Setup of run 1:
// simon2share
module simon2share(clk, data_ina, data_inb, data_rdy, cipher_out, Done);
input clk;
input data_ina, data_inb;
input [1:0] data_rdy;
output [127:0] cipher_out;
output reg Done;
reg [7:0] counter;
wire [63:0] keya, keyb;
always@(posedge clk)
begin
	if(data_rdy==0) begin
		counter <= 0;
	end
	else if(data_rdy ==3) begin			
		counter <= counter + 1;
	end
end
always @(posedge clk) begin
	if(data_rdy == 3 && (counter == 135))
		Done <= 1;			
	else
		Done <= 0;
end
p_datapath mydatapath(.clk(clk), .counter(counter), 
							 .data_ina(data_ina), .data_inb(data_inb),
							 .data_rdy(data_rdy), 
							 .key_ina(keya), .key_inb(keyb), 
							 .cipher_out(cipher_out));
p_keysch10 mykeysch_a(.clk(clk), .counter(counter), 
							 .data_in(data_ina), .data_rdy(data_rdy), .key_out(keya));
p_keysch11 mykeysch_b(.clk(clk), .counter(counter), 
							 .data_in(data_inb), .data_rdy(data_rdy), .key_out(keyb));						 
endmodule
Size: about 4000 cells after synthesis, about 520 flip-flops, about 130 I/O pins, roughly 33000 um^2 of cells after synthesis.
clock: 2.5 ns
lec_check: 0
abc_area: 1
cap_margin: 20
core_margin: 2
core_utilization: 72
cts_cluster_diameter: 340
cts_cluster_size: 14
place_density: 0.39
slew_margin: 20
run.sh (not shown) runs the stock make flow with config.mk's settings and CLKGATE_MAP_FILE=.
Run 1 ran in full, but the layout does not pass; the checks complain about negative setup slack.
> inputs changed (run 1 -> run 2)
Settings: PLACE_DENSITY now 0.6, was 0.39; CORE_UTILIZATION now 19, was 72; CTS_CLUSTER_SIZE no longer set, was 14; CTS_CLUSTER_DIAMETER no longer set, was 340; ABC_AREA no longer set, was 1; the clock period (ns, I/O delays scaled along) now 4.5, was 2.5.
==> comparison <==
Of run 1 and run 2, run 2 shows the lower period utilization, with run 1 above it.
Global-route wire length before repair, run 2 vs run 1: down by a few percent
Taking run 1 as the reference, in run 2 least setup slack across all paths after layout rose 650 ps; required time of the critical path rose 1600 ps; area after synthesis fell 2.3%.
Against run 1, chip area in the Yosys report in run 2 fell by a few percent.
Compared with run 1, first-iteration DRC count in run 2 decreased by more than half.
For run 1, the main kind of combinational logic by area was simple AND/OR/NAND/NOR gates, unlike run 2, where it was XOR/XNOR gates.
Run 2 completed; timing, DRC and antenna clean
Run 2: wire length about 5% below run 1
Going from run 1 to run 2, the wire length the detailed router placed on met1 was found to have gone up by 6.1%.
Input-level comparison between run 3 and run 2:
Settings: removing PLACE_DENSITY (formerly 0.6); changing CORE_UTILIZATION from 19 to 72; setting CTS_CLUSTER_SIZE to 50 for the first time; setting TNS_END_PERCENT to 65 for the first time; changing the clock period (ns, I/O delays scaled along) from 4.5 to 2.53.
## What came out
The flow completed for run 3, but it is not clean: the layout still shows negative setup slack. Diff run 2 and run 3: number of tapcells higher in run 2. The synthesis-to-layout area growth in run 3 was lower than what run 2 gave. Maximum number of pins on one net before global-route repair of run 3 exceeds that of run 2 by more than 100%. Run 3 ended up with combinational cells as its largest power group; run 2 ended up with sequential cells. Of run 2 and run 3, run 3 shows the higher initial core utilization, with run 2 below it. Of run 2 and run 3, the run reporting the lower post-route cell area was run 3. Number of standard cells in the layout, taps in and fillers out (run 2 / run 3): 1.4. Per the comparison of run 3 with run 2, leakage component of the power has increased; instance area at placement has decreased; sum of internal, switching and leakage power has increased.

* * *

Starting RTL as in the previous note.
Design simon2share, start of the top module:
module simon2share(clk, data_ina, data_inb, data_rdy, cipher_out, Done);
input clk;
input data_ina, data_inb;
input [1:0] data_rdy;
output [127:0] cipher_out;
output reg Done;
reg [7:0] counter;
wire [63:0] keya, keyb;
always@(posedge clk)
begin
	if(data_rdy==0) begin
		counter <= 0;
	end
	else if(data_rdy ==3) begin			
		counter <= counter + 1;
	end
end
always @(posedge clk) begin
	if(data_rdy == 3 && (counter == 135))
		Done <= 1;			
	else
		Done <= 0;
end
p_datapath mydatapath(.clk(clk), .counter(counter), 
							 .data_ina(data_ina), .data_inb(data_inb),
							 .data_rdy(data_rdy), 
							 .key_ina(keya), .key_inb(keyb), 
							 .cipher_out(cipher_out));
p_keysch10 mykeysch_a(.clk(clk), .counter(counter), 
							 .data_in(data_ina), .data_rdy(data_rdy), .key_out(keya));
p_keysch11 mykeysch_b(.clk(clk), .counter(counter), 
							 .data_in(data_inb), .data_rdy(data_rdy), .key_out(keyb));						 
endmodule
Settings: LEC_CHECK=0, CAP_MARGIN=15, CELL_PAD_IN_SITES_GLOBAL_PLACEMENT=0, CORE_MARGIN=2, CORE_UTILIZATION=72, CTS_CLUSTER_DIAMETER=377, CTS_CLUSTER_SIZE=14, HOLD_SLACK_MARGIN=0.29, MAX_ROUTING_LAYER=met5, PLACE_DENSITY=0.78, SETUP_SLACK_MARGIN=-0.15, SLEW_MARGIN=20; clock period 2.5 ns.
The starting point reached the layout checks and failed them: setup timing.
==> next run, changes <==
==> flow/config.mk (replaced) <==
export PLATFORM = sky130hd
export DESIGN_NAME = simon2share
export DESIGN_NICKNAME = simon2share
export VERILOG_FILES = /design/flow/design.v
export SDC_FILE = /design/flow/constraint.sdc
export NUM_CORES = 4
export LEC_CHECK = 0
export CAP_MARGIN = 20
export CORE_MARGIN = 2
export CORE_UTILIZATION = 40
export PLACE_DENSITY = 0.6
export SLEW_MARGIN = 20
==> flow/constraint.sdc (replaced) <==
create_clock -name core_clock -period 5.0 [get_ports {clk}]
set_input_delay 1.0000 -clock core_clock [delete_from_list [all_inputs] [get_ports {clk}]]
set_output_delay 1.0000 -clock core_clock [all_outputs]
set_load 0.01 [all_outputs]
What happened:
- The new run ran to the end with no violations
- final area stays flat
- setup slack gains 0.74 ns
- die area went up by 78%
==> next run, changes <==
--- a/flow/config.mk
+++ b/flow/config.mk
@@ -8 +8 @@
-export CAP_MARGIN = 20
+export CAP_MARGIN = 0
@@ -10 +10,3 @@
-export CORE_UTILIZATION = 40
+export CORE_UTILIZATION = 72
+export CTS_CLUSTER_DIAMETER = 373
+export CTS_CLUSTER_SIZE = 14
==> flow/constraint.sdc (replaced) <==
create_clock -name core_clock -period 2.5 [get_ports {clk}]
set_input_delay 0.5000 -clock core_clock [delete_from_list [all_inputs] [get_ports {clk}]]
set_output_delay 0.5000 -clock core_clock [all_outputs]
set_load 0.01 [all_outputs]
Outcome:
- The new run produced a layout that fails on setup timing
- worst setup slack loses 0.82 ns
- via count is higher by 12%
- power rises by 100%
- area after synthesis does not change
- non-clock buffer count is higher by 198

* * *

## try-cedar
Starting RTL as in the previous note.
==> flow/config.mk <==
export PLATFORM = sky130hd
export DESIGN_NAME = simon2share
export DESIGN_NICKNAME = simon2share
export VERILOG_FILES = /design/flow/design.v
export SDC_FILE = /design/flow/constraint.sdc
export NUM_CORES = 4
export LEC_CHECK = 0
export CAP_MARGIN = 40
export CELL_PAD_IN_SITES_GLOBAL_PLACEMENT = 0
export CORE_MARGIN = 2
export CORE_UTILIZATION = 72
export CTS_CLUSTER_DIAMETER = 323
export CTS_CLUSTER_SIZE = 14
export HOLD_SLACK_MARGIN = 0.29
export MAX_ROUTING_LAYER = met5
export PLACE_DENSITY = 0.78
export SETUP_SLACK_MARGIN = -0.15
export SLEW_MARGIN = 20
==> flow/constraint.sdc <==
create_clock -name core_clock -period 2.5 [get_ports {clk}]
set_input_delay 0.5000 -clock core_clock [delete_from_list [all_inputs] [get_ports {clk}]]
set_output_delay 0.5000 -clock core_clock [all_outputs]
set_load 0.01 [all_outputs]
try-cedar: all stages done; final checks FAILED (negative setup slack).
Input-level comparison between try-willow and try-cedar:
Settings: CAP_MARGIN changed from 40 to 15; PLACE_DENSITY removed (was 0.78); ABC_AREA newly set to 1; PLACE_DENSITY_LB_ADDON newly set to 0.02; HOLD_SLACK_MARGIN removed (was 0.29); SETUP_SLACK_MARGIN changed from -0.15 to 0.72.
Of the runs try-willow and try-cedar, none of them finished clean.
Although try-cedar finished all stages, its layout failed final checks on negative setup slack.
Final checks on try-willow, whose flow otherwise completed, came back failing, citing negative setup slack.
Looking at worst-margin pin slew across try-willow and try-cedar, the one that comes out higher is try-willow.
Going from try-cedar to try-willow, fmax shrinks by about 12%.
try-willow ended up with counter[1] as its worst setup path startpoint; try-cedar ended up with counter[0].
Synthesis area per yosys came out higher on try-willow than on try-cedar.
Cell count: try-willow vs try-cedar up 570
try-willow vs try-cedar, setup violation total in the final timing report went up by about 12%.
> inputs changed (try-willow -> try-umber)
Settings: MAX_ROUTING_LAYER no longer set, was met5; SETUP_SLACK_MARGIN now 0.53, was 0.72; PLACE_DENSITY_LB_ADDON no longer set, was 0.02; CELL_PAD_IN_SITES_GLOBAL_PLACEMENT no longer set, was 0; CTS_CLUSTER_DIAMETER no longer set, was 323; CTS_CLUSTER_SIZE no longer set, was 14; PLACE_DENSITY now 0.6, previously not set; CAP_MARGIN now 0, was 15; the clock period (ns, I/O delays scaled along) now 3.57, was 2.5.
[summary]
try-umber completed end to end with timing, DRC and antenna clean.
Tightest hold margin: try-umber vs try-willow up 0.27 ns
Clock transition at the register clock pins on the worst setup and hold paths after CTS: try-umber vs try-willow — no meaningful difference
Measured against try-umber, the power density over the cells of try-willow comes out at 1.4 times the reference value.
Compared with try-willow, try-umber shows non-clock buffer count that has gone down by more than a quarter.
try-umber leaves more setup margin than try-willow.
In the metrics for try-umber and try-willow, the one carrying the lower routed wire length is try-umber.
As of try-umber, total routed wire length on the met1 layer had fallen by a few percent compared to try-willow.
From try-umber to try-willow, post-synthesis share of cell area spent on full adders, half adders and majority gates did not move at all.
Global routing usage on met2, try-umber and try-willow: larger value in try-willow
try-umber against try-willow; design area is down by a few percent.
In the flow results for try-umber and try-willow, the via-per-instance ratio is larger on try-willow.
#### Input delta (try-onyx over try-umber)
Settings: setting CTS_CLUSTER_SIZE to 10 for the first time; changing PLACE_DENSITY from 0.6 to 0.41; changing the clock period (ns, I/O delays scaled along) from 3.57 to 2.19.
[summary]
The flow for try-onyx finished, though final verification flagged negative setup slack.
Total power consumption of the routed design grows by more than half when moving from try-umber to try-onyx.
try-onyx vs. try-umber: detailed-route wire length increased by about 11% relative to the old numbers, final number of hold-violating endpoints closely matched the old numbers, data required time at the worst endpoint decreased by 1.11 ns relative to the old numbers, clock-buffer cell count increased by 12 relative to the old numbers.

* * *

alpha:
Starting RTL as in the previous note.
// simon2share
module simon2share(clk, data_ina, data_inb, data_rdy, cipher_out, Done);
input clk;
input data_ina, data_inb;
input [1:0] data_rdy;
output [127:0] cipher_out;
output reg Done;
reg [7:0] counter;
wire [63:0] keya, keyb;
always@(posedge clk)
begin
	if(data_rdy==0) begin
		counter <= 0;
	end
	else if(data_rdy ==3) begin			
		counter <= counter + 1;
	end
end
always @(posedge clk) begin
	if(data_rdy == 3 && (counter == 135))
		Done <= 1;			
	else
		Done <= 0;
end
p_datapath mydatapath(.clk(clk), .counter(counter), 
							 .data_ina(data_ina), .data_inb(data_inb),
							 .data_rdy(data_rdy), 
							 .key_ina(keya), .key_inb(keyb), 
							 .cipher_out(cipher_out));
p_keysch10 mykeysch_a(.clk(clk), .counter(counter), 
							 .data_in(data_ina), .data_rdy(data_rdy), .key_out(keya));
p_keysch11 mykeysch_b(.clk(clk), .counter(counter), 
							 .data_in(data_inb), .data_rdy(data_rdy), .key_out(keyb));						 
endmodule
clock: 4.19 ns
lec_check: 0
abc_area: 1
cap_margin: 30
core_margin: 9
core_utilization: 65
cts_cluster_diameter: 22
cts_cluster_size: 33
gpl_timing_driven: 1
setup_slack_margin: 0.83
slew_margin: 25
tns_end_percent: 70
[inputs] beta vs alpha
Settings: CTS_CLUSTER_DIAMETER: 22 -> unset; PLACE_DENSITY: unset -> 0.6; ABC_AREA: 1 -> unset; TNS_END_PERCENT: 70 -> unset; GPL_TIMING_DRIVEN: 1 -> unset; CTS_CLUSTER_SIZE: 33 -> unset; CAP_MARGIN: 30 -> 20; SETUP_SLACK_MARGIN: 0.83 -> unset; SLEW_MARGIN: 25 -> 20; CORE_MARGIN: 9 -> 2; CORE_UTILIZATION: 65 -> 40; the clock period (ns, I/O delays scaled along): 4.19 -> 4.5.
[summary]
Largest non-sequential cell family by area: XOR/XNOR gates -> beta, simple AND/OR/NAND/NOR gates -> alpha
Row final wirelength: beta lower / alpha higher
Between beta and alpha, worst hold slack is lower for alpha, beta comes in above that.
Looking at power share of the combinational group, beta sits 13 points above alpha.
Compared with alpha, in beta highest fanout seen on the critical path went up by 50; via count of the first global-routing pass decreased by 25% relative to the old numbers.
Input changes introduced in gamma (baseline for comparison: beta):
Settings: swapping 40 for 72 in CORE_UTILIZATION; putting GPL_TIMING_DRIVEN at 0 where nothing was set; swapping 2 for 9 in CORE_MARGIN; clearing PLACE_DENSITY, which used to be 0.6; swapping 4.5 for 5.0 in the clock period (ns, I/O delays scaled along).
[summary]
- Diff beta -> gamma: buffering stage count on the worst path with inverters included +2; number of cells produced by synthesis ~0 delta; number of antenna violations at the first check in global routing +1; stage delay of the slowest cell on the critical path ~0 delta; sequential cell area share -0.52 points.
- Critical path depth in cells: gamma vs beta up 2
- Global-route wire length before repair in gamma vs beta: up 7.9%
- When gamma is measured against beta, its placement-stage cell area turns out 1.2% higher.
Edits applied to the flow inputs when going from gamma to delta:
Settings: setting SETUP_SLACK_MARGIN to 0.51 for the first time; changing CORE_UTILIZATION from 72 to 61; removing GPL_TIMING_DRIVEN (formerly 0); setting PLACE_DENSITY to 0.6 for the first time; changing CORE_MARGIN from 9 to 2; changing the clock period (ns, I/O delays scaled along) from 5.0 to 3.86.
Between gamma and delta, the combinational share of cell area is higher for delta.
As far as total global routing overflow goes, delta and gamma are indistinguishable; the numbers are identical.
Diff delta..gamma | tally of unique sky130hd cells used after synthesis | unchanged
Looking at initial cell density of the core across gamma and delta, the one that comes out lower is delta.
Compared with gamma, in delta internal power consumption has increased; required time of the critical path down 0.91 ns; total design power increased by 25% relative to the old numbers; tally of clock buffers in the finished layout now sits higher; area reported by Yosys stat flat.

* * *

Starting RTL as in the previous note.
## simon2share
module simon2share(clk, data_ina, data_inb, data_rdy, cipher_out, Done);
clock: 5.0 ns
lec_check: 0
cap_margin: 25
cell_pad_in_sites_detail_placement: 0
core_aspect_ratio: 1.97
core_margin: 7
core_utilization: 40
cts_cluster_size: 100
gpl_routability_driven: 0
gpl_timing_driven: 0
hold_slack_margin: -0.07
max_routing_layer: met5
place_density: 0.6
slew_margin: 25
The baseline went through all stages and came out clean.
Edit:
Settings changed: CAP_MARGIN 25 to 20, CELL_PAD_IN_SITES_DETAIL_PLACEMENT 0 to unset, CORE_ASPECT_RATIO 1.97 to unset, CORE_MARGIN 7 to 2, CORE_UTILIZATION 40 to 70, CTS_CLUSTER_SIZE 100 to 50, GPL_ROUTABILITY_DRIVEN 0 to unset, GPL_TIMING_DRIVEN 0 to unset, HOLD_SLACK_MARGIN -0.07 to unset, MAX_ROUTING_LAYER met5 to unset, PLACE_DENSITY 0.6 to unset, SLEW_MARGIN 25 to 20.
Clock period 5.0 ns to 2.58 ns, I/O delays scaled along.
=>
- With this change the flow produced a layout that fails on negative setup slack
- worst setup slack loses 0.52 ns
- non-clock buffer count came out lower by 98
- die size came out lower by 46%
Edit:
Settings changed: CORE_UTILIZATION 70 to 72, CTS_CLUSTER_DIAMETER set to 29, SETUP_SLACK_MARGIN set to 0.39.
What happened: The changed run completed and failed the layout checks on negative setup slack; sequential cell count stays the same; worst hold slack loses 0.021 ns; clock-buffer cell count increases by 71; routed wire length grows by 13%; core utilization goes up by 7.4 points; setup slack got worse by 0.052 ns.
Edit:
Settings changed: CTS_CLUSTER_DIAMETER 29 to unset, CTS_CLUSTER_SIZE 50 to 32, MAX_ROUTING_LAYER set to met4, PLACE_DENSITY_LB_ADDON set to 0.0, SETUP_SLACK_MARGIN 0.39 to 0.51.
Clock period 2.58 ns to 3.61 ns, I/O delays scaled along.
Result: Now the flow completed without violations. Core utilization went down by 9.4 points. Final area went down by about 10%. Via count went down by 11%. Wire length went down by about 18%. Hold slack gains 0.37 ns. Worst setup slack gains 0.63 ns. Power went down by 42%.
Edit:
Settings changed: PLACE_DENSITY set to 0.41, PLACE_DENSITY_LB_ADDON 0.0 to unset, SETUP_SLACK_MARGIN 0.51 to -0.23.
Clock period 3.61 ns to 3.42 ns, I/O delays scaled along.
Result:
- Now the flow finished with negative setup slack left
- design area stays flat
- setup slack got worse by 0.40 ns
- power rises by 6.4%
Power figures rest on the tool's default switching activity, not on a simulated workload.
